==> flow/design.v <==
module decode(
	clk		,
	rst_n		,
	data_in	,
	data_out	
	);
	input clk;
	input rst_n;
	input [1:0] data_in;	 
	output reg data_out;
	wire [1:0] dis_00,dis_01,dis_10,dis_11;
	wire [31:0] add_1,add_2,add_3,add_4,add_5,add_6,add_7,add_8;
	reg [9:0]	path_s0,path_s1,path_s2,path_s3;   
	reg [31:0]	dis_s0,dis_s1,dis_s2,dis_s3;
	reg [19:0]count_clear;
	assign dis_00=data_in[1]+data_in[0];
	assign dis_01=data_in[1]+(data_in[0]^1'b1);
	assign dis_10=(data_in[1]^1'b1)+data_in[0];
	assign dis_11=(data_in[1]^1'b1)+(data_in[0]^1'b1);
	always @(posedge clk or negedge rst_n)
		if (rst_n==1'b0)
			count_clear<=20'b0;
		else if (count_clear>=20'd50000)
			count_clear<=20'b0;
		else
			count_clear<=count_clear+1'b1;
	assign add_1=dis_00+dis_s0;  
	assign add_2=dis_11+dis_s2;
	always @(posedge clk or negedge rst_n)
	begin
		if (rst_n==1'b0) 
			begin
				path_s0=10'b0;
				dis_s0=32'b0;
			end
		else if (count_clear==20'd50000)
			begin
				path_s0=10'b0;
				dis_s0=32'b0;
			end
		else if (add_1<=add_2)
			begin
				path_s0<={path_s0[8:0],1'b0};
				dis_s0<=add_1;
			end
		else 
			begin
				path_s0<={path_s2[8:0],1'b0};
				dis_s0<=add_2;
			end
	end
	assign add_3=dis_11+dis_s0;
	assign add_4=dis_00+dis_s2;
	always @(posedge clk or negedge rst_n)
	begin
		if (rst_n==1'b0) 
			begin
				path_s1=10'b0;
				dis_s1=32'b0;
			end
		else if (count_clear==20'd50000)
			begin
				path_s1=10'b0;
				dis_s1=32'b0;
			end
		else if (add_3<=add_4)
			begin
				path_s1<={path_s0[8:0],1'b1};
				dis_s1<=add_3;
			end
		else 
			begin
				path_s1<={path_s2[8:0],1'b1};
				dis_s1<=add_4;
			end
	end
	assign add_5=dis_01+dis_s1;
	assign add_6=dis_10+dis_s3;
	always @(posedge clk or negedge rst_n)
	begin
		if (rst_n==1'b0)
			begin
				path_s2=10'b0;
				dis_s2=32'b0;
			end
		else if (count_clear==20'd50000)
			begin
				path_s2=10'b0;
				dis_s2=32'b0;
			end
		else if (add_5<=add_6)
			begin
				path_s2<={path_s1[8:0],1'b0};
				dis_s2<=add_5;
			end
		else 
			begin
				path_s2<={path_s3[8:0],1'b0};
				dis_s2<=add_6;
			end
	end
	assign add_7=dis_10+dis_s1;
	assign add_8=dis_01+dis_s3;
	always @(posedge clk or negedge rst_n)
	begin
		if (rst_n==1'b0)
			begin
				path_s3=10'b0;
				dis_s3=32'b0;
			end
		else if (count_clear==20'd50000)
			begin
				path_s3=10'b0;
				dis_s3=32'b0;
			end
		else if (add_7<add_8)
			begin
				path_s3<={path_s1[8:0],1'b1};
				dis_s3<=add_7;
			end
		else 
			begin
				path_s3<={path_s3[8:0],1'b1};
				dis_s3<=add_8;
			end
	end
	always @(*)
	begin
		if ((dis_s0<=dis_s1)&&(dis_s0<=dis_s2)&&(dis_s0<=dis_s3))
			data_out<=path_s0[9];
		else if ((dis_s1<=dis_s0)&&(dis_s1<=dis_s2)&&(dis_s1<=dis_s3))
			data_out<=path_s1[9];
		else if ((dis_s2<=dis_s0)&&(dis_s2<=dis_s1)&&(dis_s2<=dis_s3))
			data_out<=path_s2[9];
		else  data_out<=path_s3[9];
	end
endmodule
==> flow/run.sh <==
#!/bin/bash
# the make line also repeats each setting of config.mk as NAME=value (left out here)
make -C /OpenROAD-flow-scripts/flow DESIGN_CONFIG=/design/flow/config.mk WORK_HOME=/design/flow/orfs CLKGATE_MAP_FILE= finish
==> flow/config.mk <==
export PLATFORM = sky130hd
export DESIGN_NAME = decode
export DESIGN_NICKNAME = decode
export VERILOG_FILES = /design/flow/design.v
export SDC_FILE = /design/flow/constraint.sdc
export NUM_CORES = 4
export LEC_CHECK = 0
export CAP_MARGIN = 20
export CORE_MARGIN = 2
export CORE_UTILIZATION = 71
export PLACE_DENSITY = 0.64
export SLEW_MARGIN = 20
==> flow/constraint.sdc <==
create_clock -name core_clock -period 5.11 [get_ports {clk}]
set_input_delay 1.0220 -clock core_clock [delete_from_list [all_inputs] [get_ports {clk}]]
set_output_delay 1.0220 -clock core_clock [all_outputs]
set_load 0.01 [all_outputs]
==> impl_metrics.toml, run 1 <==
# physical design summary
[place]
dp_cells = 2915
place_area_sq_um = 22400
place.gp.congestion = 1.05
portBuffers = 4
dp_hpwl_mm = 55.0

[synthesis]
synth_area_sq_um = 19400
xor_share_pct = 11.8
syn_area_per_cell_sq_um = 8.46
synthTopCellsByCount = "ha_1 (338), xnor2_1 (212), nand2_1 (203)"
synth_async_sr_flop_share_pct = 100
top_area_cell = "dfrtp_1"
top_cell = "ha_1"
ys_sh_mux_pct = 1.81
ys_sh_adder_pct = 21.8
ys_sh_aoi_pct = 15.0
synth.comb.largest_family = "simple AND/OR/NAND/NOR gates"
dominantRegCellSynth = "dfrtp_1"
synth_top_area_share_pct = 23.5
edf_count = 0
ys_cells = 2293
yosys_area_sq_um = 19400
ys_types = 73
synth_cells = 2293
yosysWarnings = 1
yosysSeqAreaShare_pct = 23.5
synth-seq-cells = 182
topCellsByArea = "dfrtp_1 (23%), ha_1 (22%), xnor2_1 (9.6%)"
simple_gate_share_pct = 21.9

[die]
num_rows = 60
fp-utilization_pct = 72.2
die_y_microns = 169
top_level_ports = 5
die_x_microns = 169
core_sq_um = 26900
dieArea_sq_um = 28700

[clock_network]
cts_tree = "yes"
cts.path.max_buffers = 2
cts_made_buffers = 17
ctsHoldBuffers = 0
clock-root-buffer = "clkbuf_16"
insertion_delay_ps = 500
htree_levels = 4
clk_pin_slew_ps = 90
clock-sinks = 182

[critical_path]
max_stage_delay_ps = 790
timing.rr.end = "path_s0[9]"
cp-startpoint = "data_in[1]"
worstSetupPathDepth = 21
slowest_stage = "mux2i_1"
r2r_cells = 17
crit_path_end = "path_s0[9]"
cp.required_ps = 5410
start_kind = "primary input"
crit_buf_inv = 5
endpoint_kind = "flop"
reg2reg_slack_ps = -320
r2r_start = "dis_s2[4]"
critical_path_arrival_ps = 5730
crit_chain = "dlymetal6s2s_1 -> inv_2 -> ha_4 -> ha_4 -> nor2b_1 -> o21ai_0 -> o21a_1 -> or3_4 -> buf_4 -> nor2b_1 -> xnor2_1 -> ha_1 -> nand4_1 -> nor4_4 -> nand3_1 -> inv_1 -> or3_1 -> o22a_1 -> nand2_2 -> buf_12 -> mux2i_1"
critPathKind = "in -> reg"
cp_max_fo = 14
cp_top_family = "simple AND/OR/NAND/NOR gates"

[worst_hold_path]
holdCritStartpoint = "path_s3[0]"
hold_depth = 1
min_to = "path_s3[1]"
hold_path.class = "reg -> reg"

[timing]
slew_headroom_pct = 21.4
finalMaxSlewViolations = 0
clock_skew_ps = 27.1
worst_slew_pin_slew_ps = 1180
setup_viol = 8
period_minus_slack_ps = 5430
fmax_mhz = 184
setup_ws_ps = -324
period_used_pct = 106
hold_viol_final = 0

[run]
warnings = 38
max_cap_viol_count = 0

[grt]
grt_pass1_wl_mm = 119
overflow = 0
antenna_found_initial = 4
grt_pass1_vias = 21300
grt_max_degree = 93
track_usage_pct = 54.5

[finish]
final_area_sq_um = 24000
fin_nets = 2953
final_cells = 2968
area.growth.synth_to_final_pct = 23.6
utilization_pct = 89.2

[drt]
routed_wl_mm = 82.4
drc = 0
via_per_inst = 7.55
first_pass_iters = 17
post_drt_wl_per_cell_microns = 27.8
vias = 22400
drtAntennaViolNets = 0
drt_iter0_drc = 4253

[status]
violations = "negative setup slack"
outcome = "finished with violations"
## metrics by stage
stage	hold slack, ps	TNS [ps]	setup slack, ps
2_1_floorplan	428	0	2.22
3_3_place_gp	444	-95120	-700
3_5_place_dp	445	-122040	-918
4_1_cts	482	-33.5	-11.0
5_1_grt	492	-1850	-290
6_report	493	-589	-324
## final cells by class
| class | instances | area, sq um |
|---|---|---|
| inverters | 124 | 468 |
| diodes | 3 | 7.51 |
| fillers | 1312 | 2900 |
| clock buffers | 17 | 425 |
| clock inverters | 15 | 230 |
| multi-input cells | 1903 | 14700 |
| repair buffers | 383 | 3150 |
| flip-flops and latches | 182 | 4570 |
| well taps | 341 | 427 |
## routing by layer
metal | share of wire [%] | GRT usage, %
met1 | 33 | 63.6
met2 | 41 | 80.6
met3 | 15 | 21.8
met4 | 11 | 40.8
met5 | 0.14 | 1.22
## what timing repair did
| action | 4_1_cts | 5_1_grt |
|---|---|---|
| pin swaps | 14 | 22 |
| gates cloned | 0 | 3 |
| resized | 89 | 83 |
| buffers inserted | 6 | 9 |
| endpoints found under the setup margin | 160 | 161 |
==> inputs of run 2 (changes only) <==
- ABC_AREA: unset -> 0
- CAP_MARGIN: 20 -> 0
- CORE_UTILIZATION: 71 -> 72
- CTS_CLUSTER_DIAMETER: unset -> 355
- HOLD_SLACK_MARGIN: unset -> -0.08
- PLACE_DENSITY: 0.64 -> 0.67
- clock period: 5.11 -> 4.75 ns (I/O delays scaled with it)
==> run 2 against run 1 <==
The run now fails in global routing. Area after synthesis did not move. Synthesized cell count did not move. Die area down 1.4%.
==> impl_metrics.toml, run 2 <==
# flow metrics
[clock_network]
cts_made_buffers = 17
ctsHoldBuffers = 0
clock-sinks = 182
clock-root-buffer = "clkbuf_16"
htree_levels = 4
cts.path.max_buffers = 2

[synthesis]
ys_types = 73
top_cell = "ha_1"
simple_gate_share_pct = 21.9
xor_share_pct = 11.8
synth_top_area_share_pct = 23.5
synth.comb.largest_family = "simple AND/OR/NAND/NOR gates"
dominantRegCellSynth = "dfrtp_1"
synthTopCellsByCount = "ha_1 (338), xnor2_1 (212), nand2_1 (203)"
synth_async_sr_flop_share_pct = 100
ys_sh_aoi_pct = 15.0
yosysWarnings = 1
yosysSeqAreaShare_pct = 23.5
edf_count = 0
synth-seq-cells = 182
yosys_area_sq_um = 19400
ys_sh_mux_pct = 1.81
syn_area_per_cell_sq_um = 8.46
ys_cells = 2293
ys_sh_adder_pct = 21.8
synth_cells = 2293
topCellsByArea = "dfrtp_1 (23%), ha_1 (22%), xnor2_1 (9.6%)"
synth_area_sq_um = 19400
top_area_cell = "dfrtp_1"

[die]
dieArea_sq_um = 28300
die_x_microns = 168
fp-utilization_pct = 72.6
core_sq_um = 26700
num_rows = 60
top_level_ports = 5
die_y_microns = 168

[status]
outcome = "stopped before the end"
tool.error = "[ERROR DPL-0038] Utilization greater than 100%, impossible to legalize"
failing_step = "global routing"

[place]
place.gp.congestion = 1.09
place_area_sq_um = 23000
dp_hpwl_mm = 54.7
dp_cells = 2969
portBuffers = 4
## run 2: repair_timing
item	in CTS
resized	163
buffers inserted	31
gates cloned	9
endpoints found under the setup margin	161
pin swaps	41
## run 2: through the flow
step                TNS (ps)  worst slack [ps]
CTS                     -231             -31.5
global placement     -127210              -928
floorplan                  0              6.16
detailed placement   -159720             -1180
==> inputs of run 3 (changes only) <==
- ABC_AREA: 0 -> unset
- CAP_MARGIN: 0 -> 20
- CTS_CLUSTER_DIAMETER: 355 -> 379
- HOLD_SLACK_MARGIN: -0.08 -> unset
- PLACE_DENSITY: 0.67 -> 0.42
- clock period: 4.75 -> 2.87 ns (I/O delays scaled with it)
==> run 3 against run 2 <==
The flow stops in clock tree synthesis. Area after synthesis is the same. Synthesized cell count is the same. Die area is the same.
==> impl_metrics.toml, run 3 <==
# flow metrics
[synthesis]
ys_sh_mux_pct = 1.81
yosysWarnings = 1
synth_cells = 2293
top_area_cell = "dfrtp_1"
simple_gate_share_pct = 21.9
top_cell = "ha_1"
ys_sh_aoi_pct = 15.0
yosysSeqAreaShare_pct = 23.5
ys_cells = 2293
syn_area_per_cell_sq_um = 8.46
yosys_area_sq_um = 19400
synth.comb.largest_family = "simple AND/OR/NAND/NOR gates"
dominantRegCellSynth = "dfrtp_1"
xor_share_pct = 11.8
synth-seq-cells = 182
synth_async_sr_flop_share_pct = 100
ys_sh_adder_pct = 21.8
synth_top_area_share_pct = 23.5
topCellsByArea = "dfrtp_1 (23%), ha_1 (22%), xnor2_1 (9.6%)"
synthTopCellsByCount = "ha_1 (338), xnor2_1 (212), nand2_1 (203)"
synth_area_sq_um = 19400
edf_count = 0
ys_types = 73

[die]
core_sq_um = 26700
top_level_ports = 5
fp-utilization_pct = 72.6
die_y_microns = 168
num_rows = 60
dieArea_sq_um = 28300
die_x_microns = 168

[status]
tool.error = "[ERROR DPL-0038] Utilization greater than 100%, impossible to legalize"
outcome = "stopped before the end"
failing_step = "clock tree synthesis"

[place]
dp_hpwl_mm = 69.7
portBuffers = 4
place_ws_ps = -2990
place.gp.congestion = 1.11
## run 3: per-stage QoR
stage,utilization (%),area (sq um),cells
3_3_place_gp,95.3,25500,3273
3_5_place_dp,95.3,25500,3273
2_1_floorplan,-,19900,2296
==> inputs of run 4 (changes only) <==
- CAP_MARGIN: 20 -> 30
- CELL_PAD_IN_SITES_GLOBAL_PLACEMENT: unset -> 3
- CORE_ASPECT_RATIO: unset -> 0.71
- CORE_MARGIN: 2 -> 7
- CORE_UTILIZATION: 72 -> 61
- CTS_CLUSTER_DIAMETER: 379 -> 180
- PLACE_DENSITY: 0.42 -> 0.6
- SETUP_SLACK_MARGIN: unset -> -0.38
- SLEW_MARGIN: 20 -> 5
- clock period: 2.87 -> 6.0 ns (I/O delays scaled with it)
==> run 4 against run 3 <==
Area after synthesis is the same. The run fails in global placement without I/O. Die area grew 31%. Synthesized cell count is the same.
==> impl_metrics.toml, run 4 <==
# flow metrics
[synthesis]
syn_area_per_cell_sq_um = 8.46
synthTopCellsByCount = "ha_1 (338), xnor2_1 (212), nand2_1 (203)"
xor_share_pct = 11.8
dominantRegCellSynth = "dfrtp_1"
edf_count = 0
ys_sh_adder_pct = 21.8
synth_async_sr_flop_share_pct = 100
synth-seq-cells = 182
top_cell = "ha_1"
yosysSeqAreaShare_pct = 23.5
synth_top_area_share_pct = 23.5
synth_area_sq_um = 19400
ys_types = 73
synth_cells = 2293
ys_sh_aoi_pct = 15.0
topCellsByArea = "dfrtp_1 (23%), ha_1 (22%), xnor2_1 (9.6%)"
ys_cells = 2293
simple_gate_share_pct = 21.9
yosys_area_sq_um = 19400
ys_sh_mux_pct = 1.81
synth.comb.largest_family = "simple AND/OR/NAND/NOR gates"
top_area_cell = "dfrtp_1"
yosysWarnings = 1

[die]
fp-utilization_pct = 62.5
dieArea_sq_um = 37100
die_x_microns = 226
die_y_microns = 164
core_sq_um = 31000
num_rows = 54

[status]
outcome = "stopped before the end"
failing_step = "global placement without I/O"
tool.error = "[ERROR GPL-0301] Utilization 130.894 % exceeds 100%."
==> inputs of run 5 (changes only) <==
- CAP_MARGIN: 30 -> 20
- CELL_PAD_IN_SITES_GLOBAL_PLACEMENT: 3 -> unset
- CORE_ASPECT_RATIO: 0.71 -> unset
- CORE_MARGIN: 7 -> 2
- CORE_UTILIZATION: 61 -> 72
- CTS_CLUSTER_DIAMETER: 180 -> 373
- CTS_CLUSTER_SIZE: unset -> 98
- PLACE_DENSITY: 0.6 -> 0.4
- SETUP_SLACK_MARGIN: -0.38 -> unset
- SLEW_MARGIN: 5 -> 20
- clock period: 6.0 -> 4.05 ns (I/O delays scaled with it)
==> run 5 against run 4 <==
The run fails in clock tree synthesis. Synthesized cell count stayed put. Die area is 24% lower. Area after synthesis stayed put.
==> impl_metrics.toml, run 5 <==
# flow metrics
[synthesis]
top_cell = "ha_1"
synth-seq-cells = 182
ys_sh_adder_pct = 21.8
edf_count = 0
synth_cells = 2293
synth.comb.largest_family = "simple AND/OR/NAND/NOR gates"
ys_cells = 2293
ys_types = 73
syn_area_per_cell_sq_um = 8.46
ys_sh_aoi_pct = 15.0
yosysSeqAreaShare_pct = 23.5
yosysWarnings = 1
synth_top_area_share_pct = 23.5
ys_sh_mux_pct = 1.81
yosys_area_sq_um = 19400
topCellsByArea = "dfrtp_1 (23%), ha_1 (22%), xnor2_1 (9.6%)"
xor_share_pct = 11.8
top_area_cell = "dfrtp_1"
synthTopCellsByCount = "ha_1 (338), xnor2_1 (212), nand2_1 (203)"
synth_area_sq_um = 19400
simple_gate_share_pct = 21.9
synth_async_sr_flop_share_pct = 100
dominantRegCellSynth = "dfrtp_1"

[die]
num_rows = 60
dieArea_sq_um = 28300
fp-utilization_pct = 72.6
top_level_ports = 5
core_sq_um = 26700
die_y_microns = 168
die_x_microns = 168

[status]
tool.error = "[ERROR DPL-0038] Utilization greater than 100%, impossible to legalize"
outcome = "stopped before the end"
failing_step = "clock tree synthesis"

[place]
dp_cells = 3169
place_ws_ps = -1800
dp_hpwl_mm = 62.6
place_area_sq_um = 24600
place.gp.congestion = 1.10
portBuffers = 4
## run 5: metrics by stage
step | setup TNS [ps] | hold WS (ps)
after global placement | -210370 | 445
after detailed placement | -250030 | 479
after floorplan | -54110 | 428
==> inputs of run 6 (changes only) <==
- CTS_CLUSTER_DIAMETER: 373 -> unset
- CTS_CLUSTER_SIZE: 98 -> unset
- PLACE_DENSITY: 0.4 -> 0.65
- clock period: 4.05 -> 4.92 ns (I/O delays scaled with it)
==> run 6 against run 5 <==
The run fails in global routing. Area after synthesis stayed put. Die area stayed put. Synthesized cell count stayed put.
==> impl_metrics.toml, run 6 <==
# flow metrics
[synthesis]
synth_top_area_share_pct = 23.5
ys_sh_mux_pct = 1.81
simple_gate_share_pct = 21.9
synth_area_sq_um = 19400
synth_cells = 2293
ys_sh_aoi_pct = 15.0
top_cell = "ha_1"
ys_types = 73
synth.comb.largest_family = "simple AND/OR/NAND/NOR gates"
synthTopCellsByCount = "ha_1 (338), xnor2_1 (212), nand2_1 (203)"
yosysWarnings = 1
synth_async_sr_flop_share_pct = 100
synth-seq-cells = 182
yosys_area_sq_um = 19400
topCellsByArea = "dfrtp_1 (23%), ha_1 (22%), xnor2_1 (9.6%)"
syn_area_per_cell_sq_um = 8.46
edf_count = 0
ys_cells = 2293
ys_sh_adder_pct = 21.8
dominantRegCellSynth = "dfrtp_1"
yosysSeqAreaShare_pct = 23.5
xor_share_pct = 11.8
top_area_cell = "dfrtp_1"

[place]
portBuffers = 4
dp_cells = 2958
place_ws_ps = -937
dp_hpwl_mm = 56.1
place.gp.congestion = 1.06
place_area_sq_um = 22800

[clock_network]
clock-sinks = 182
cts_made_buffers = 17
ctsHoldBuffers = 0
clock-root-buffer = "clkbuf_16"
cts.path.max_buffers = 2
htree_levels = 4

[die]
fp-utilization_pct = 72.6
top_level_ports = 5
dieArea_sq_um = 28300
die_x_microns = 168
num_rows = 60
die_y_microns = 168
core_sq_um = 26700

[status]
tool.error = "[ERROR GRT-0232] Routing congestion too high. Check the congestion heatmap in the GUI."
outcome = "stopped before the end"
failing_step = "global routing"

[grt]
overflow = 241
track_usage_pct = 84.3
==> run 6: layer usage <==
layer / GRT overflow / global-route usage [%]
met1: 7 / 83.6
met2: 139 / 98.5
met3: 6 / 71.9
met4: 89 / 85.8
met5: 0 / 39.3
==> run 6: repair_timing <==
action	4_1_cts
buffers inserted	12
gates resized	81
gates cloned	3
pin swaps	24
endpoints found under the setup margin	161
==> inputs of run 7 (changes only) <==
- ABC_AREA: unset -> 0
- CTS_CLUSTER_DIAMETER: unset -> 359
- HOLD_SLACK_MARGIN: unset -> -0.08
- PLACE_DENSITY: 0.65 -> 0.67
- clock period: 4.92 -> 4.77 ns (I/O delays scaled with it)
==> run 7 against run 6 <==
The run again fails in global routing. Die area unchanged. Area after synthesis unchanged. Synthesized cell count unchanged.
==> impl_metrics.toml, run 7 <==
# flow metrics
[clock_network]
clock-sinks = 182
htree_levels = 4
cts_made_buffers = 17
cts.path.max_buffers = 2
clock-root-buffer = "clkbuf_16"

[place]
place.gp.congestion = 1.04
portBuffers = 4
dp_hpwl_mm = 55.1
dp_cells = 2959

[status]
failing_step = "global routing"
tool.error = "[ERROR GRT-0232] Routing congestion too high. Check the congestion heatmap in the GUI."
outcome = "stopped before the end"

[synthesis]
simple_gate_share_pct = 21.9
synthTopCellsByCount = "ha_1 (338), xnor2_1 (212), nand2_1 (203)"
ys_cells = 2293
top_area_cell = "dfrtp_1"
dominantRegCellSynth = "dfrtp_1"
yosysWarnings = 1
edf_count = 0
ys_sh_mux_pct = 1.81
synth_area_sq_um = 19400
synth-seq-cells = 182
ys_sh_adder_pct = 21.8
syn_area_per_cell_sq_um = 8.46
synth_top_area_share_pct = 23.5
topCellsByArea = "dfrtp_1 (23%), ha_1 (22%), xnor2_1 (9.6%)"
ys_sh_aoi_pct = 15.0
top_cell = "ha_1"
xor_share_pct = 11.8
synth_cells = 2293
synth_async_sr_flop_share_pct = 100
synth.comb.largest_family = "simple AND/OR/NAND/NOR gates"
ys_types = 73
yosysSeqAreaShare_pct = 23.5
yosys_area_sq_um = 19400

[die]
die_x_microns = 168
die_y_microns = 168
num_rows = 60
top_level_ports = 5
fp-utilization_pct = 72.6
core_sq_um = 26700
dieArea_sq_um = 28300

[grt]
overflow = 596
track_usage_pct = 88.0
## run 7: layer usage
layer / GRT overflow / track usage (%)
met1: 16 / 86.2
met2: 362 / 104
met3: 16 / 71.9
met4: 200 / 96.9
met5: 2 / 35.7
## run 7: repair_timing
action,in CTS
buffers inserted,18
pin swaps,28
cloned,8
hold buffers,0
setup endpoints to repair,161
hold endpoints to repair,0
resized,128
## run 7: through the flow
stage               instance area [sq um]  hold slack (ps)  utilization, %  setup WS (ps)
CTS                                 24400              490            91.1          -21.4
detailed placement                  22800              458            85.4          -1300
global placement                    22800              445            85.4          -1150
floorplan                           19600              428               -          -52.6
==> inputs of run 8 (changes only) <==
- ABC_AREA: 0 -> unset
- CORE_UTILIZATION: 72 -> 71
- CTS_CLUSTER_DIAMETER: 359 -> 362
- HOLD_SLACK_MARGIN: -0.08 -> unset
- PLACE_DENSITY: 0.67 -> 0.64
- clock period: 4.77 -> 4.84 ns (I/O delays scaled with it)
==> run 8 against run 7 <==
The flow again stops in global routing. Die area up 1.4%. Synthesized cell count unchanged. Area after synthesis unchanged.
==> impl_metrics.toml, run 8 <==
# flow metrics
[status]
outcome = "stopped before the end"
failing_step = "global routing"
tool.error = "[ERROR GRT-0232] Routing congestion too high. Check the congestion heatmap in the GUI."

[synthesis]
top_cell = "ha_1"
ys_sh_mux_pct = 1.81
synthTopCellsByCount = "ha_1 (338), xnor2_1 (212), nand2_1 (203)"
top_area_cell = "dfrtp_1"
syn_area_per_cell_sq_um = 8.46
synth.comb.largest_family = "simple AND/OR/NAND/NOR gates"
ys_sh_aoi_pct = 15.0
topCellsByArea = "dfrtp_1 (23%), ha_1 (22%), xnor2_1 (9.6%)"
synth_area_sq_um = 19400
synth_top_area_share_pct = 23.5
synth_async_sr_flop_share_pct = 100
yosysWarnings = 1
simple_gate_share_pct = 21.9
yosysSeqAreaShare_pct = 23.5
ys_types = 73
xor_share_pct = 11.8
ys_cells = 2293
dominantRegCellSynth = "dfrtp_1"
synth-seq-cells = 182
synth_cells = 2293
ys_sh_adder_pct = 21.8
edf_count = 0
yosys_area_sq_um = 19400

[die]
dieArea_sq_um = 28700
num_rows = 60
fp-utilization_pct = 72.2
core_sq_um = 26900
die_x_microns = 169
die_y_microns = 169
top_level_ports = 5

[clock_network]
cts.path.max_buffers = 2
ctsHoldBuffers = 0
clock-sinks = 182
clock-root-buffer = "clkbuf_16"
cts_made_buffers = 17
htree_levels = 4

[grt]
track_usage_pct = 80.6
overflow = 165

[place]
dp_hpwl_mm = 55.2
place_ws_ps = -1280
portBuffers = 4
dp_cells = 2952
place.gp.congestion = 1.06
run 8: through the flow:
stage,cell area [sq um],hold WS (ps)
2_1_floorplan,19500,428
3_3_place_gp,22700,444
3_5_place_dp,22700,447
4_1_cts,24200,472
run 8: timing repair:
item / 4_1_cts
resized: 107
setup endpoints to repair: 161
gates cloned: 6
pin swaps: 28
buffers inserted: 29
run 8: routing by layer:
layer | GRT usage, % | GRT overflow
met1 | 81.1 | 1
met2 | 96.0 | 101
met3 | 64.8 | 6
met4 | 83.3 | 55
met5 | 29.7 | 2
==> inputs of run 9 (changes only) <==
- CAP_MARGIN: 20 -> 30
- CELL_PAD_IN_SITES_DETAIL_PLACEMENT: unset -> 1
- CELL_PAD_IN_SITES_GLOBAL_PLACEMENT: unset -> 3
- CORE_ASPECT_RATIO: unset -> 0.71
- CORE_MARGIN: 2 -> 7
- CORE_UTILIZATION: 71 -> 61
- CTS_CLUSTER_DIAMETER: 362 -> 62
- PLACE_DENSITY: 0.64 -> 0.6
- SETUP_SLACK_MARGIN: unset -> -0.38
- SLEW_MARGIN: 20 -> 5
- clock period: 4.84 -> 5.18 ns (I/O delays scaled with it)
==> run 9 against run 8 <==
Area after synthesis stayed put. Synthesized cell count is the same. The flow stops in global placement without I/O. Die area grew 29%.
==> impl_metrics.toml, run 9 <==
# flow metrics
[synthesis]
synth_async_sr_flop_share_pct = 100
synth.comb.largest_family = "simple AND/OR/NAND/NOR gates"
synthTopCellsByCount = "ha_1 (338), xnor2_1 (212), nand2_1 (203)"
synth_area_sq_um = 19400
synth_top_area_share_pct = 23.5
ys_sh_mux_pct = 1.81
yosysWarnings = 1
dominantRegCellSynth = "dfrtp_1"
simple_gate_share_pct = 21.9
syn_area_per_cell_sq_um = 8.46
yosysSeqAreaShare_pct = 23.5
ys_sh_adder_pct = 21.8
synth_cells = 2293
edf_count = 0
top_area_cell = "dfrtp_1"
ys_cells = 2293
ys_sh_aoi_pct = 15.0
ys_types = 73
xor_share_pct = 11.8
yosys_area_sq_um = 19400
top_cell = "ha_1"
synth-seq-cells = 182
topCellsByArea = "dfrtp_1 (23%), ha_1 (22%), xnor2_1 (9.6%)"

[status]
tool.error = "[ERROR GPL-0301] Utilization 130.894 % exceeds 100%."
failing_step = "global placement without I/O"
outcome = "stopped before the end"

[die]
num_rows = 54
dieArea_sq_um = 37100
die_x_microns = 226
die_y_microns = 164
fp-utilization_pct = 62.5
core_sq_um = 31000
==> inputs of run 10 (changes only) <==
- ABC_AREA: unset -> 0
- CAP_MARGIN: 30 -> 15
- CELL_PAD_IN_SITES_DETAIL_PLACEMENT: 1 -> unset
- CELL_PAD_IN_SITES_GLOBAL_PLACEMENT: 3 -> unset
- CORE_ASPECT_RATIO: 0.71 -> unset
- CORE_MARGIN: 7 -> 2
- CORE_UTILIZATION: 61 -> 72
- CTS_CLUSTER_DIAMETER: 62 -> 98
- CTS_CLUSTER_SIZE: unset -> 20
- HOLD_SLACK_MARGIN: unset -> -0.04
- MAX_ROUTING_LAYER: unset -> met4
- PLACE_DENSITY: 0.6 -> unset
- PLACE_DENSITY_LB_ADDON: unset -> 0.3
- SETUP_SLACK_MARGIN: -0.38 -> 1.41
- SLEW_MARGIN: 5 -> 15
- TNS_END_PERCENT: unset -> 65
- clock period: 5.18 -> 4.78 ns (I/O delays scaled with it)
==> run 10 against run 9 <==
The run fails in global routing. Area after synthesis did not move. Synthesized cell count did not move. Die area fell by 24%.
==> impl_metrics.toml, run 10 <==
# flow metrics
[clock_network]
htree_levels = 4
clock-root-buffer = "clkbuf_16"
cts_made_buffers = 17
ctsHoldBuffers = 0
clock-sinks = 182
cts.path.max_buffers = 2

[status]
failing_step = "global routing"
outcome = "stopped before the end"
tool.error = "[ERROR GRT-0116] Global routing finished with congestion. Check the congestion regions in the DRC Viewer."

[die]
die_x_microns = 168
num_rows = 60
core_sq_um = 26700
dieArea_sq_um = 28300
die_y_microns = 168
top_level_ports = 5
fp-utilization_pct = 72.6

[synthesis]
synth-seq-cells = 182
yosysSeqAreaShare_pct = 23.5
yosys_area_sq_um = 19400
top_area_cell = "dfrtp_1"
synth_cells = 2293
dominantRegCellSynth = "dfrtp_1"
ys_sh_mux_pct = 1.81
synth.comb.largest_family = "simple AND/OR/NAND/NOR gates"
edf_count = 0
topCellsByArea = "dfrtp_1 (23%), ha_1 (22%), xnor2_1 (9.6%)"
synth_async_sr_flop_share_pct = 100
synth_top_area_share_pct = 23.5
ys_types = 73
ys_cells = 2293
ys_sh_adder_pct = 21.8
yosysWarnings = 1
synthTopCellsByCount = "ha_1 (338), xnor2_1 (212), nand2_1 (203)"
ys_sh_aoi_pct = 15.0
xor_share_pct = 11.8
top_cell = "ha_1"
syn_area_per_cell_sq_um = 8.46
synth_area_sq_um = 19400
simple_gate_share_pct = 21.9

[place]
dp_cells = 2977
portBuffers = 4
place.gp.congestion = 1.11
dp_hpwl_mm = 56.8
place_area_sq_um = 23200

[grt]
overflow = 6
track_usage_pct = 75.6
==> run 10: repair_timing <==
action                                  in CTS
endpoints found under the setup margin     161
resized                                    170
buffers inserted                            33
pin swaps                                   66
cloned                                       9
==> run 10: metal layers <==
layer,global-route usage (%),overflow
met1,76.5,0
met2,93.4,2
met3,52.6,0
met4,72.8,4
met5,-,-
==> run 10: stage by stage <==
stage                     TNS [ps]  worst slack [ps]  utilization [%]
after floorplan                  0              92.1                -
after global placement     -115140              -832             86.8
after detailed placement   -142810             -1040             86.8
after CTS                        0               156             93.4
==> inputs of run 11 (changes only) <==
- ABC_AREA: 0 -> 1
- SETUP_SLACK_MARGIN: 1.41 -> 1.2
- clock period: 4.78 -> 4.04 ns (I/O delays scaled with it)
==> run 11 against run 10 <==
The flow again stops in global routing. Synthesized cell count is 33% higher. Die area is 7.9% higher. Area after synthesis is 8.1% higher.
==> impl_metrics.toml, run 11 <==
# flow metrics
[status]
outcome = "stopped before the end"
failing_step = "global routing"
tool.error = "[ERROR DPL-0038] Utilization greater than 100%, impossible to legalize"

[synthesis]
synth_cells = 3051
synth_area_sq_um = 21000
ys_sh_aoi_pct = 8.69
syn_area_per_cell_sq_um = 6.87
ys_types = 49
synth-seq-cells = 182
ys_sh_mux_pct = 0
ys_cells = 3051
top_area_cell = "dfrtp_1"
xor_share_pct = 9.57
dominantRegCellSynth = "dfrtp_1"
ys_sh_adder_pct = 20.2
simple_gate_share_pct = 31.5
topCellsByArea = "dfrtp_1 (22%), ha_1 (20%), nand2_1 (12%)"
yosys_area_sq_um = 21000
yosysWarnings = 1
synthTopCellsByCount = "nand2_1 (678), nor2_1 (468), inv_1 (348)"
synth_top_area_share_pct = 21.7
edf_count = 0
yosysSeqAreaShare_pct = 21.7
top_cell = "nand2_1"
synth.comb.largest_family = "simple AND/OR/NAND/NOR gates"
synth_async_sr_flop_share_pct = 100

[place]
dp_hpwl_mm = 61.7
portBuffers = 4
place.gp.congestion = 1.21
place_area_sq_um = 24000
place_ws_ps = -1120

[clock_network]
clock-root-buffer = "clkbuf_16"
cts.path.max_buffers = 2
cts_made_buffers = 17
htree_levels = 4
clock-sinks = 182

[die]
die_y_microns = 175
top_level_ports = 5
dieArea_sq_um = 30500
fp-utilization_pct = 73.1
die_x_microns = 175
num_rows = 62
core_sq_um = 28700
## run 11: timing repair
item,CTS
hold buffers,0
resized,319
setup buffers,31
pin swaps,74
setup endpoints to repair,161
cloned,13
## run 11: through the flow
step	std cells
3_3_place_gp	3715
2_1_floorplan	3054
4_1_cts	3791
3_5_place_dp	3715
==> inputs of run 12 (changes only) <==
- ABC_AREA: 1 -> unset
- CAP_MARGIN: 15 -> 35
- CELL_PAD_IN_SITES_GLOBAL_PLACEMENT: unset -> 1
- CORE_MARGIN: 2 -> 3
- CORE_UTILIZATION: 72 -> 40
- CTS_CLUSTER_DIAMETER: 98 -> 195
- CTS_CLUSTER_SIZE: 20 -> 28
- HOLD_SLACK_MARGIN: -0.04 -> 0.18
- MAX_ROUTING_LAYER: met4 -> unset
- MIN_ROUTING_LAYER: unset -> met2
- PLACE_DENSITY_LB_ADDON: 0.3 -> unset
- SETUP_SLACK_MARGIN: 1.2 -> 0.89
- SLEW_MARGIN: 15 -> 0
- TNS_END_PERCENT: 65 -> unset
- clock period: 4.04 -> 6.0 ns (I/O delays scaled with it)
==> run 12 against run 11 <==
Now fails the layout checks on design-rule violations. Die area grew 68%. Synthesized cell count shrank 25%. Area after synthesis shrank 7.5%.
==> impl_metrics.toml, run 12 <==
# physical design summary
[drt]
first_pass_iters = 53
post_drt_wl_per_cell_microns = 26.0
drtAntennaViolNets = 0
vias = 26200
routed_wl_mm = 80.4
drc = 4
drt_iter0_drc = 4896
via_per_inst = 8.45

[critical_path]
endpoint_kind = "flop"
cp_max_fo = 21
r2r_start = "dis_s2[16]"
cp_top_family = "simple AND/OR/NAND/NOR gates"
timing.rr.end = "dis_s0[13]"
crit_buf_inv = 7
slowest_stage = "nor4_4"
critPathMostFrequentCell = "buf_4"
critPathKind = "in -> reg"
reg2reg_slack_ps = 930
cp.required_ps = 6400
cp-startpoint = "data_in[0]"
worstSetupPathDepth = 22
start_kind = "primary input"
critical_path_arrival_ps = 5480
r2r_cells = 17
crit_chain = "buf_4 -> inv_4 -> ha_4 -> ha_2 -> buf_4 -> nand3_2 -> a2111oi_4 -> buf_6 -> nand2_2 -> nor2_2 -> xnor2_1 -> ha_1 -> nand4_1 -> nor4_4 -> buf_4 -> nand3_4 -> inv_4 -> or3_4 -> o22a_4 -> nand2_8 -> buf_8 -> a211oi_1"
crit_path_end = "dis_s0[13]"
max_stage_delay_ps = 460

[synthesis]
ys_types = 73
synth_area_sq_um = 19400
synth_async_sr_flop_share_pct = 100
dominantRegCellSynth = "dfrtp_1"
topCellsByArea = "dfrtp_1 (23%), ha_1 (22%), xnor2_1 (9.6%)"
synthTopCellsByCount = "ha_1 (338), xnor2_1 (212), nand2_1 (203)"
ys_sh_mux_pct = 1.81
top_cell = "ha_1"
top_area_cell = "dfrtp_1"
yosys_area_sq_um = 19400
ys_cells = 2293
synth.comb.largest_family = "simple AND/OR/NAND/NOR gates"
ys_sh_adder_pct = 21.8
synth_top_area_share_pct = 23.5
synth-seq-cells = 182
yosysWarnings = 1
synth_cells = 2293
xor_share_pct = 11.8
edf_count = 0
syn_area_per_cell_sq_um = 8.46
ys_sh_aoi_pct = 15.0
yosysSeqAreaShare_pct = 23.5
simple_gate_share_pct = 21.9

[grt]
track_usage_pct = 46.5
antenna_found_initial = 0
grt_max_degree = 104
grt_pass1_wl_mm = 117
grt_pass1_vias = 28800
overflow = 0

[run]
warnings = 39
max_cap_viol_count = 0

[die]
num_rows = 80
top_level_ports = 5
core_sq_um = 47800
dieArea_sq_um = 51200
die_x_microns = 226
die_y_microns = 226
fp-utilization_pct = 40.5

[place]
place_ws_ps = -338
dp_hpwl_mm = 60.6
place.gp.congestion = 1.02
portBuffers = 4
dp_cells = 3020

[clock_network]
cts_made_buffers = 17
insertion_delay_ps = 530
htree_levels = 4
cts_tree = "yes"
cts.path.max_buffers = 2
clock-root-buffer = "clkbuf_16"
clk_pin_slew_ps = 80
clock-sinks = 182
ctsHoldBuffers = 0

[timing]
hold_viol_final = 0
worst_slew_pin_slew_ps = 1080
setup_viol = 0
fmax_mhz = 197
period_minus_slack_ps = 5080
finalMaxSlewViolations = 0
slew_headroom_pct = 27.7
clock_skew_ps = 19.8
period_used_pct = 84.7
rsz0062_at_grt = "yes"
setup_ws_ps = 919

[finish]
final_cells = 3097
fin_nets = 2808
area.growth.synth_to_final_pct = 22.9

[worst_hold_path]
hold_path.class = "reg -> reg"
min_to = "path_s3[1]"
hold_depth = 1
holdCritStartpoint = "path_s3[0]"

[status]
violations = "design-rule violations"
outcome = "finished with violations"
==> run 12: what timing repair did <==
action                     4_1_cts  5_1_grt
setup buffers                    4       33
gates cloned                     2        3
pin swaps                       22       50
resized                         64      224
setup endpoints to repair      161      161
==> run 12: layout make-up <==
type | instances | area (sq um)
Sequential cell | 182 | 4590
Multi-Input combinational cell | 1903 | 15300
Inverter | 124 | 490
Clock buffer | 18 | 439
Timing Repair Buffer | 238 | 2060
Clock inverter | 14 | 180
Fill cell | 4647 | 24000
Antenna cell | 3 | 7.51
Tap cell | 615 | 769
==> run 12: per-stage QoR <==
| stage | setup TNS [ps] | hold WS [ps] | util, % | area (sq um) |
|---|---|---|---|---|
| CTS | 0 | 479 | 46.9 | 22500 |
| global route | 0 | 510 | 49.8 | 23800 |
| global placement | -10030 | 445 | 44.9 | 21500 |
| detailed placement | -16860 | 453 | 45.0 | 21500 |
| finish | 0 | 473 | 49.8 | 23800 |
| floorplan | 0 | 428 | - | 19500 |
==> run 12: per-layer routing <==
layer	wire [microns]	share of wire [%]	up-vias	GRT usage [%]
met3	33900	42	959	64.3
met5	1540	1.9	-	25.0
met4	8120	10	64	9.74
met2	36900	46	7489	53.1
li1	-	-	8703	-
met1	0	0	8946	-
==> inputs of run 13 (changes only) <==
- CAP_MARGIN: 35 -> 20
- CELL_PAD_IN_SITES_GLOBAL_PLACEMENT: 1 -> unset
- CORE_MARGIN: 3 -> 2
- CORE_UTILIZATION: 40 -> 72
- CTS_CLUSTER_DIAMETER: 195 -> unset
- CTS_CLUSTER_SIZE: 28 -> unset
- GPL_ROUTABILITY_DRIVEN: unset -> 0
- HOLD_SLACK_MARGIN: 0.18 -> unset
- MIN_ROUTING_LAYER: met2 -> unset
- PLACE_DENSITY: unset -> 0.42
- SETUP_SLACK_MARGIN: 0.89 -> unset
- SLEW_MARGIN: 0 -> 20
- clock period: 6.0 -> 3.3 ns (I/O delays scaled with it)
==> run 13 against run 12 <==
The flow now stops in clock tree synthesis. Die area decreased by 45%. Synthesized cell count did not move. Area after synthesis stayed put.
==> impl_metrics.toml, run 13 <==
# flow metrics
[synthesis]
yosysWarnings = 1
ys_sh_mux_pct = 1.81
ys_sh_adder_pct = 21.8
top_cell = "ha_1"
yosysSeqAreaShare_pct = 23.5
syn_area_per_cell_sq_um = 8.46
topCellsByArea = "dfrtp_1 (23%), ha_1 (22%), xnor2_1 (9.6%)"
simple_gate_share_pct = 21.9
top_area_cell = "dfrtp_1"
yosys_area_sq_um = 19400
dominantRegCellSynth = "dfrtp_1"
xor_share_pct = 11.8
synth.comb.largest_family = "simple AND/OR/NAND/NOR gates"
ys_sh_aoi_pct = 15.0
synth_async_sr_flop_share_pct = 100
synth-seq-cells = 182
synth_area_sq_um = 19400
edf_count = 0
synth_cells = 2293
synthTopCellsByCount = "ha_1 (338), xnor2_1 (212), nand2_1 (203)"
synth_top_area_share_pct = 23.5
ys_types = 73
ys_cells = 2293

[status]
outcome = "stopped before the end"
failing_step = "clock tree synthesis"
tool.error = "[ERROR DPL-0038] Utilization greater than 100%, impossible to legalize"

[die]
top_level_ports = 5
die_x_microns = 168
fp-utilization_pct = 72.6
num_rows = 60
dieArea_sq_um = 28300
die_y_microns = 168
core_sq_um = 26700

[place]
portBuffers = 4
place_ws_ps = -2510
dp_cells = 3288
dp_hpwl_mm = 72.8
run 13: per-stage QoR:
step | util [%] | hold slack, ps | instance area, sq um | setup TNS (ps)
floorplan | - | 364 | 19900 | -150570
global placement | 95.6 | 443 | 25600 | -309780
detailed placement | 95.6 | 452 | 25600 | -356950
==> inputs of run 14 (changes only) <==
- CELL_PAD_IN_SITES_GLOBAL_PLACEMENT: unset -> 3
- CORE_ASPECT_RATIO: unset -> 1.56
- CORE_UTILIZATION: 72 -> 58
- GPL_ROUTABILITY_DRIVEN: 0 -> unset
- MAX_ROUTING_LAYER: unset -> met4
- MIN_ROUTING_LAYER: unset -> met2
- PLACE_DENSITY: 0.42 -> 0.74
- SETUP_SLACK_MARGIN: unset -> 0.97
- clock period: 3.3 -> 6.84 ns (I/O delays scaled with it)
==> run 14 against run 13 <==
The run fails in global placement without I/O. Synthesized cell count unchanged. Area after synthesis unchanged. Die area increased by 24%.
==> impl_metrics.toml, run 14 <==
# flow metrics
[die]
core_sq_um = 32900
die_y_microns = 232
die_x_microns = 150
dieArea_sq_um = 35000
fp-utilization_pct = 58.9
num_rows = 83

[synthesis]
ys_sh_mux_pct = 1.81
edf_count = 0
syn_area_per_cell_sq_um = 8.46
xor_share_pct = 11.8
synthTopCellsByCount = "ha_1 (338), xnor2_1 (212), nand2_1 (203)"
ys_types = 73
synth.comb.largest_family = "simple AND/OR/NAND/NOR gates"
synth_cells = 2293
synth_top_area_share_pct = 23.5
simple_gate_share_pct = 21.9
topCellsByArea = "dfrtp_1 (23%), ha_1 (22%), xnor2_1 (9.6%)"
synth-seq-cells = 182
yosys_area_sq_um = 19400
ys_sh_adder_pct = 21.8
synth_area_sq_um = 19400
ys_cells = 2293
yosysSeqAreaShare_pct = 23.5
ys_sh_aoi_pct = 15.0
top_area_cell = "dfrtp_1"
dominantRegCellSynth = "dfrtp_1"
yosysWarnings = 1
top_cell = "ha_1"
synth_async_sr_flop_share_pct = 100

[status]
tool.error = "[ERROR GPL-0301] Utilization 123.208 % exceeds 100%."
failing_step = "global placement without I/O"
outcome = "stopped before the end"
==> inputs of run 15 (changes only) <==
- ABC_AREA: unset -> 0
- CAP_MARGIN: 20 -> 35
- CELL_PAD_IN_SITES_DETAIL_PLACEMENT: unset -> 1
- CELL_PAD_IN_SITES_GLOBAL_PLACEMENT: 3 -> 2
- CORE_ASPECT_RATIO: 1.56 -> unset
- CORE_MARGIN: 2 -> 4
- CORE_UTILIZATION: 58 -> 60
- CTS_CLUSTER_DIAMETER: unset -> 320
- CTS_CLUSTER_SIZE: unset -> 20
- GPL_ROUTABILITY_DRIVEN: unset -> 0
- MIN_ROUTING_LAYER: met2 -> met1
- PLACE_DENSITY: 0.74 -> unset
- PLACE_DENSITY_LB_ADDON: unset -> 0.03
- SETUP_SLACK_MARGIN: 0.97 -> 0.89
- SLEW_MARGIN: 20 -> 40
- TNS_END_PERCENT: unset -> 65
- clock period: 6.84 -> 6.69 ns (I/O delays scaled with it)
==> run 15 against run 14 <==
The flow again stops in global placement without I/O. Synthesized cell count did not move. Area after synthesis stayed put. Die area rose by 0.89%.
==> impl_metrics.toml, run 15 <==
# flow metrics
[die]
core_sq_um = 31700
num_rows = 65
dieArea_sq_um = 35300
fp-utilization_pct = 61.2
die_y_microns = 188
die_x_microns = 188

[synthesis]
ys_types = 73
xor_share_pct = 11.8
synthTopCellsByCount = "ha_1 (338), xnor2_1 (212), nand2_1 (203)"
synth.comb.largest_family = "simple AND/OR/NAND/NOR gates"
yosysWarnings = 1
simple_gate_share_pct = 21.9
ys_sh_mux_pct = 1.81
synth_cells = 2293
syn_area_per_cell_sq_um = 8.46
ys_sh_aoi_pct = 15.0
yosys_area_sq_um = 19400
dominantRegCellSynth = "dfrtp_1"
synth_async_sr_flop_share_pct = 100
top_cell = "ha_1"
top_area_cell = "dfrtp_1"
ys_cells = 2293
synth_area_sq_um = 19400
synth_top_area_share_pct = 23.5
synth-seq-cells = 182
yosysSeqAreaShare_pct = 23.5
ys_sh_adder_pct = 21.8
topCellsByArea = "dfrtp_1 (23%), ha_1 (22%), xnor2_1 (9.6%)"
edf_count = 0

[status]
tool.error = "[ERROR FLW-0024] Place density exceeds 1.0 (current PLACE_DENSITY_LB_ADDON =  0.03). Please check if the value of  PLACE_DENSITY_LB_ADDON is between 0 and 0.99."
failing_step = "global placement without I/O"
outcome = "stopped before the end"
==> inputs of run 16 (changes only) <==
- ABC_AREA: 0 -> unset
- CAP_MARGIN: 35 -> 20
- CELL_PAD_IN_SITES_DETAIL_PLACEMENT: 1 -> unset
- CELL_PAD_IN_SITES_GLOBAL_PLACEMENT: 2 -> unset
- CORE_MARGIN: 4 -> 2
- CORE_UTILIZATION: 60 -> 51
- CTS_CLUSTER_DIAMETER: 320 -> unset
- CTS_CLUSTER_SIZE: 20 -> unset
- GPL_ROUTABILITY_DRIVEN: 0 -> unset
- MAX_ROUTING_LAYER: met4 -> unset
- MIN_ROUTING_LAYER: met1 -> unset
- PLACE_DENSITY: unset -> 0.6
- PLACE_DENSITY_LB_ADDON: 0.03 -> unset
- SETUP_SLACK_MARGIN: 0.89 -> unset
- SLEW_MARGIN: 40 -> 20
- TNS_END_PERCENT: 65 -> unset
- clock period: 6.69 -> 5.89 ns (I/O delays scaled with it)
==> run 16 against run 15 <==
The run now finishes clean. Die area is 12% higher. Synthesized cell count unchanged. Area after synthesis stayed put.
==> impl_metrics.toml, run 16 <==
# physical design summary
[synthesis]
synth_cells = 2293
ys_cells = 2293
synth-seq-cells = 182
yosys_area_sq_um = 19400
ys_sh_adder_pct = 21.8
top_area_cell = "dfrtp_1"
yosysWarnings = 1
ys_sh_mux_pct = 1.81
yosysSeqAreaShare_pct = 23.5
syn_area_per_cell_sq_um = 8.46
synth.comb.largest_family = "simple AND/OR/NAND/NOR gates"
dominantRegCellSynth = "dfrtp_1"
xor_share_pct = 11.8
ys_sh_aoi_pct = 15.0
synthTopCellsByCount = "ha_1 (338), xnor2_1 (212), nand2_1 (203)"
topCellsByArea = "dfrtp_1 (23%), ha_1 (22%), xnor2_1 (9.6%)"
synth_top_area_share_pct = 23.5
synth_async_sr_flop_share_pct = 100
ys_types = 73
top_cell = "ha_1"
simple_gate_share_pct = 21.9
synth_area_sq_um = 19400
edf_count = 0

[grt]
track_usage_pct = 35.9
overflow = 0
grt_pass1_vias = 18100
grt_max_degree = 118
grt_pass1_wl_mm = 106
antenna_found_initial = 0

[drt]
first_pass_iters = 5
n_antenna_cell = 0
drt_iter0_drc = 1709
vias = 18500
post_drt_wl_per_cell_microns = 22.9
routed_wl_mm = 68.8
via_per_inst = 6.16
drtAntennaViolNets = 0
drc = 0

[status]
outcome = "timing/DRC/antenna clean"

[critical_path]
start_kind = "flop"
cp_top_family = "simple AND/OR/NAND/NOR gates"
r2r_cells = 18
cp.required_ps = 4710
critical_path_arrival_ps = 4510
max_stage_delay_ps = 590
crit_path_end = "data_out"
critPathKind = "reg -> out"
r2r_start = "dis_s3[11]"
endpoint_kind = "primary output"
worstSetupPathDepth = 11
crit_buf_inv = 2
slowest_stage = "dfrtp_1"
cp-startpoint = "dis_s0[29]"
cp_max_fo = 5
crit_chain = "inv_1 -> ha_1 -> and4_1 -> nand4_1 -> nor3_1 -> o41a_1 -> nor3b_1 -> a221oi_1 -> nor2_1 -> a211oi_1 -> clkdlybuf4s50_1"
timing.rr.end = "path_s3[9]"
reg2reg_slack_ps = 910

[clock_network]
cts_tree = "yes"
clock-root-buffer = "clkbuf_16"
ctsResizeCount = 0
cts_setup_buffers = 0
htree_levels = 4
clk_pin_slew_ps = 80
ctsHoldBuffers = 0
clock-sinks = 182
cts.path.max_buffers = 2
insertion_delay_ps = 520
cts_made_buffers = 17

[worst_hold_path]
hold_path.class = "reg -> reg"
holdCritStartpoint = "path_s3[0]"
hold_depth = 1
min_to = "path_s3[1]"

[timing]
clock_skew_ps = 16.0
finalSetupTns_ps = 0
setup_viol = 0
rsz0062_at_grt = "no"
setup_ws_ps = 198
finalMaxSlewViolations = 0
hold_ws_ps = 473
worst_slew_pin_slew_ps = 1030
slew_headroom_pct = 31.0
hold_viol_final = 0
fmax_mhz = 176
period_minus_slack_ps = 5690
period_used_pct = 96.6

[finish]
final_area_sq_um = 22500
utilization_pct = 59.8
fin_nets = 2818
area.growth.synth_to_final_pct = 15.8

[place]
place.gp.congestion = 0.978
portBuffers = 4
dp_hpwl_mm = 55.6
place_ws_ps = -439
place_area_sq_um = 21800

[die]
core_sq_um = 37600
die_y_microns = 199
fp-utilization_pct = 51.6
top_level_ports = 5
dieArea_sq_um = 39600
num_rows = 71
die_x_microns = 199

[run]
max_cap_viol_count = 0
warnings = 36
==> run 16: area by class of cell <==
| class | count | area [sq um] |
|---|---|---|
| clock inverter | 14 | 176 |
| fill | 3455 | 15100 |
| tap | 511 | 639 |
| sequential | 182 | 4550 |
| timing repair buffer | 248 | 2080 |
| multi-input combinational | 1903 | 14100 |
| clock buffer | 18 | 429 |
| inverter | 124 | 465 |
==> run 16: per-stage QoR <==
stage	cells
6_report	3000
5_1_grt	3000
4_1_cts	3000
3_5_place_dp	2968
3_3_place_gp	2968
2_1_floorplan	2296
==> run 16: layer usage <==
metal	part of all wire, %	global-route usage (%)	vias up	wire, microns
met4	3.5	14.7	0	2420
met5	0	0	-	0
met2	45	57.6	704	31200
met1	44	48.1	8852	30400
li1	-	-	8805	-
met3	7.0	5.71	132	4800
==> inputs of run 17 (changes only) <==
- CORE_UTILIZATION: 51 -> 10
- clock period: 5.89 -> 8.18 ns (I/O delays scaled with it)
==> run 17 against run 16 <==
Clock skew is 3.3 ps lower. Critical path depth is 10 higher. Non-clock buffer count is 209 lower. Via count is 4.9% lower. First-iteration DRC count is 7.1% lower. Routed wire length is 6.1% lower. Synthesized cell count stayed put.
==> impl_metrics.toml, run 17 <==
# physical design summary
[grt]
grt_pass1_vias = 16800
overflow = 0
antenna_found_initial = 0
grt_max_degree = 68
track_usage_pct = 6.45
grt_pass1_wl_mm = 100

[place]
dp_hpwl_mm = 51.8
portBuffers = 4
dp_cells = 4774
place_ws_ps = 543
place.gp.congestion = 0.906

[synthesis]
synth_cells = 2293
topCellsByArea = "dfrtp_1 (23%), ha_1 (22%), xnor2_1 (9.6%)"
syn_area_per_cell_sq_um = 8.46
synth.comb.largest_family = "simple AND/OR/NAND/NOR gates"
synth_area_sq_um = 19400
ys_sh_aoi_pct = 15.0
ys_sh_mux_pct = 1.81
edf_count = 0
top_area_cell = "dfrtp_1"
synthTopCellsByCount = "ha_1 (338), xnor2_1 (212), nand2_1 (203)"
simple_gate_share_pct = 21.9
yosysWarnings = 1
synth-seq-cells = 182
synth_top_area_share_pct = 23.5
synth_async_sr_flop_share_pct = 100
top_cell = "ha_1"
ys_types = 73
dominantRegCellSynth = "dfrtp_1"
ys_cells = 2293
xor_share_pct = 11.8
yosysSeqAreaShare_pct = 23.5
ys_sh_adder_pct = 21.8
yosys_area_sq_um = 19400

[timing]
period_used_pct = 88.4
period_minus_slack_ps = 7230
hold_ws_ps = 463
hold_viol_final = 0
fmax_mhz = 138
worst_slew_pin_slew_ps = 1080
slew_headroom_pct = 27.8
finalMaxSlewViolations = 0
finalSetupTns_ps = 0
setup_ws_ps = 947
clock_skew_ps = 12.7
rsz0062_at_grt = "no"
setup_viol = 0

[critical_path]
cp_max_fo = 38
crit_path_end = "dis_s0[21]"
critical_path_arrival_ps = 7630
cp_top_family = "simple AND/OR/NAND/NOR gates"
r2r_start = "dis_s2[2]"
crit_buf_inv = 4
critPathKind = "in -> reg"
max_stage_delay_ps = 720
critPathMostFrequentCell = "ha_1"
worstSetupPathDepth = 21
cp.required_ps = 8580
reg2reg_slack_ps = 2340
slowest_stage = "nor4_1"
crit_chain = "clkdlybuf4s50_1 -> inv_1 -> ha_1 -> ha_1 -> nor2b_1 -> o21ai_0 -> o21a_1 -> or3_1 -> nor2_1 -> nand2_1 -> xnor2_1 -> ha_1 -> nand4_1 -> nor4_1 -> nand3_1 -> inv_1 -> or3_1 -> o22a_1 -> nand2_1 -> buf_4 -> a211oi_1"
timing.rr.end = "dis_s0[21]"
start_kind = "primary input"
cp-startpoint = "data_in[0]"
endpoint_kind = "flop"
r2r_cells = 16

[run]
warnings = 34
max_cap_viol_count = 0

[die]
die_x_microns = 444
num_rows = 161
fp-utilization_pct = 10.1
dieArea_sq_um = 198000
die_y_microns = 444
top_level_ports = 5
core_sq_um = 193000

[drt]
n_antenna_cell = 0
post_drt_wl_per_cell_microns = 13.5
drc = 0
drtAntennaViolNets = 0
via_per_inst = 3.66
routed_wl_mm = 64.6
first_pass_iters = 5
vias = 17600
drt_iter0_drc = 1587

[clock_network]
clk_pin_slew_ps = 70
ctsHoldBuffers = 0
clock-sinks = 182
insertion_delay_ps = 510
cts_setup_buffers = 0
cts_made_buffers = 17
cts_tree = "yes"
htree_levels = 4
ctsResizeCount = 0
clock-root-buffer = "clkbuf_16"
cts.path.max_buffers = 2

[finish]
multiInputGateArea_sq_um = 14100
area.growth.synth_to_final_pct = 19.2
fin_nets = 2609
fill_cells = 22200
final-seq-area_sq_um = 4550
final_cells = 4805

[worst_hold_path]
holdCritStartpoint = "path_s3[0]"
min_to = "path_s3[1]"
hold_path.class = "reg -> reg"
hold_depth = 1

[status]
outcome = "timing/DRC/antenna clean"
## run 17: area by class of cell
cell class | count | area share, %
Tap cell | 2526 | 13.7
Clock buffer | 17 | 1.84
Inverter | 124 | 2.01
Sequential cell | 182 | 19.7
Timing Repair Buffer | 39 | 1.41
Multi-Input combinational cell | 1903 | 60.8
Clock inverter | 14 | 0.601
## run 17: metal layers
metal	vias up	share of wire, %	GRT usage [%]
met5	-	0	0
met1	8483	45	8.60
li1	8377	-	-
met4	0	3.7	2.62
met3	128	5.8	1.04
met2	598	46	10.3
## run 17: through the flow
step                area (sq um)  util (%)
floorplan                  19400         -
global placement           22500      11.7
detailed placement         22600      11.7
CTS                        23100      12.0
global route               23100      12.0
finish                     23100      12.0
==> inputs of run 18 (changes only) <==
- CORE_UTILIZATION: 10 -> 72
- PLACE_DENSITY: 0.6 -> unset
- PLACE_DENSITY_LB_ADDON: unset -> 0.15
- clock period: 8.18 -> 2.7 ns (I/O delays scaled with it)
==> run 18 against run 17 <==
The run now fails in clock tree synthesis. Die area decreased by 86%. Synthesized cell count unchanged. Area after synthesis unchanged.
==> impl_metrics.toml, run 18 <==
# flow metrics
[synthesis]
dominantRegCellSynth = "dfrtp_1"
ys_cells = 2293
ys_sh_adder_pct = 21.8
syn_area_per_cell_sq_um = 8.46
simple_gate_share_pct = 21.9
top_area_cell = "dfrtp_1"
synth_top_area_share_pct = 23.5
synth-seq-cells = 182
yosysSeqAreaShare_pct = 23.5
ys_sh_mux_pct = 1.81
edf_count = 0
yosysWarnings = 1
yosys_area_sq_um = 19400
synth_area_sq_um = 19400
topCellsByArea = "dfrtp_1 (23%), ha_1 (22%), xnor2_1 (9.6%)"
synthTopCellsByCount = "ha_1 (338), xnor2_1 (212), nand2_1 (203)"
synth_cells = 2293
synth.comb.largest_family = "simple AND/OR/NAND/NOR gates"
ys_types = 73
synth_async_sr_flop_share_pct = 100
top_cell = "ha_1"
xor_share_pct = 11.8
ys_sh_aoi_pct = 15.0

[die]
core_sq_um = 26700
fp-utilization_pct = 72.6
dieArea_sq_um = 28300
num_rows = 60
die_y_microns = 168
top_level_ports = 5
die_x_microns = 168

[place]
dp_hpwl_mm = 73.9
portBuffers = 4
place.gp.congestion = 1.14
place_area_sq_um = 25400

[status]
tool.error = "[ERROR DPL-0038] Utilization greater than 100%, impossible to legalize"
outcome = "stopped before the end"
failing_step = "clock tree synthesis"
[run 18: per-stage QoR]
step	cells	setup slack [ps]
3_5_place_dp	3272	-2900
2_1_floorplan	2296	-1570
3_3_place_gp	3272	-2400
==> inputs of run 19 (changes only) <==
- CORE_ASPECT_RATIO: unset -> 1.97
- CORE_UTILIZATION: 72 -> 40
- CTS_CLUSTER_DIAMETER: unset -> 397
- CTS_CLUSTER_SIZE: unset -> 49
- PLACE_DENSITY_LB_ADDON: 0.15 -> 0.24
- clock period: 2.7 -> 6.0 ns (I/O delays scaled with it)
==> run 19 against run 18 <==
The run now finishes clean. Die area increased by 78%. Synthesized cell count unchanged. Area after synthesis unchanged.
==> impl_metrics.toml, run 19 <==
# physical design summary
[critical_path]
crit_path_end = "data_out"
crit_buf_inv = 4
cp_max_fo = 5
worstSetupPathDepth = 12
slowest_stage = "a211oi_1"
max_stage_delay_ps = 560
crit_chain = "inv_1 -> ha_1 -> a21o_1 -> a221o_1 -> a221oi_1 -> buf_4 -> or3b_2 -> a211oi_1 -> buf_4 -> nor2_1 -> a211oi_1 -> clkdlybuf4s50_1"
critical_path_arrival_ps = 4630
reg2reg_slack_ps = 890
endpoint_kind = "primary output"
r2r_cells = 18
cp_top_family = "AND-OR/OR-AND gates"
cp-startpoint = "dis_s0[25]"
cp.required_ps = 4800
r2r_start = "dis_s2[3]"
start_kind = "flop"
critPathKind = "reg -> out"
timing.rr.end = "dis_s1[23]"

[die]
fp-utilization_pct = 40.3
core_sq_um = 48100
top_level_ports = 5
die_x_microns = 161
dieArea_sq_um = 50400
num_rows = 113
die_y_microns = 313

[clock_network]
clock-sinks = 182
clk_pin_slew_ps = 90
clock-root-buffer = "clkbuf_16"
htree_levels = 4
insertion_delay_ps = 480
cts_made_buffers = 17
cts.path.max_buffers = 2
ctsHoldBuffers = 0
cts_tree = "yes"

[synthesis]
syn_area_per_cell_sq_um = 8.46
top_area_cell = "dfrtp_1"
ys_cells = 2293
synth.comb.largest_family = "simple AND/OR/NAND/NOR gates"
synthTopCellsByCount = "ha_1 (338), xnor2_1 (212), nand2_1 (203)"
synth_cells = 2293
yosys_area_sq_um = 19400
top_cell = "ha_1"
ys_sh_adder_pct = 21.8
dominantRegCellSynth = "dfrtp_1"
topCellsByArea = "dfrtp_1 (23%), ha_1 (22%), xnor2_1 (9.6%)"
synth_async_sr_flop_share_pct = 100
synth-seq-cells = 182
ys_types = 73
synth_top_area_share_pct = 23.5
simple_gate_share_pct = 21.9
yosysWarnings = 1
ys_sh_mux_pct = 1.81
edf_count = 0
ys_sh_aoi_pct = 15.0
xor_share_pct = 11.8
yosysSeqAreaShare_pct = 23.5
synth_area_sq_um = 19400

[finish]
final_cells = 3132
area.growth.synth_to_final_pct = 16.9
fill_cells = 4786
utilization_pct = 47.2
fin_nets = 2829
final_area_sq_um = 22700

[timing]
period_used_pct = 97.2
clock_skew_ps = 19.5
finalSetupTns_ps = 0
fmax_mhz = 171
setup_viol = 0
hold_viol_final = 0
period_minus_slack_ps = 5830
slew_headroom_pct = 28.3
worst_slew_pin_slew_ps = 1070
setup_ws_ps = 168
finalMaxSlewViolations = 0
hold_ws_ps = 459

[grt]
grt_pass1_vias = 19700
grt_pass1_wl_mm = 115
grt_max_degree = 94
antenna_found_initial = 1
track_usage_pct = 30.7
overflow = 0

[status]
outcome = "timing/DRC/antenna clean"

[place]
place.gp.congestion = 1.00
dp_cells = 3099
place_area_sq_um = 21900
portBuffers = 4
dp_hpwl_mm = 62.4
place_ws_ps = -494

[drt]
vias = 18800
drtAntennaViolNets = 0
drc = 0
routed_wl_mm = 77.2
n_antenna_cell = 0
via_per_inst = 6.02
post_drt_wl_per_cell_microns = 24.7
first_pass_iters = 5
drt_iter0_drc = 895

[worst_hold_path]
min_to = "path_s3[1]"
hold_path.class = "reg -> reg"
holdCritStartpoint = "path_s3[0]"
hold_depth = 1

[run]
max_cap_viol_count = 0
warnings = 34
run 19: repair_timing:
| item | CTS | global route |
|---|---|---|
| resized | 0 | 16 |
| setup endpoints to repair | 0 | 79 |
| setup buffers | 0 | 1 |
| endpoints found under the hold margin | 0 | 0 |
run 19: cell type report:
type                            instances  area, sq um  area share [%]
Sequential cell                       182         4550            20.1
Clock buffer                           19          443            1.95
Multi-Input combinational cell       1903        14100            62.4
Timing Repair Buffer                  259         2090            9.21
Clock inverter                         13          185           0.817
Tap cell                              632          791            3.49
Inverter                              124          465            2.05
run 19: routing by layer:
layer / wire length [microns] / track usage (%)
met5: 0 / 0
met2: 40800 / 57.5
met4: 8600 / 28.8
met3: 2180 / 2.86
met1: 25700 / 28.7
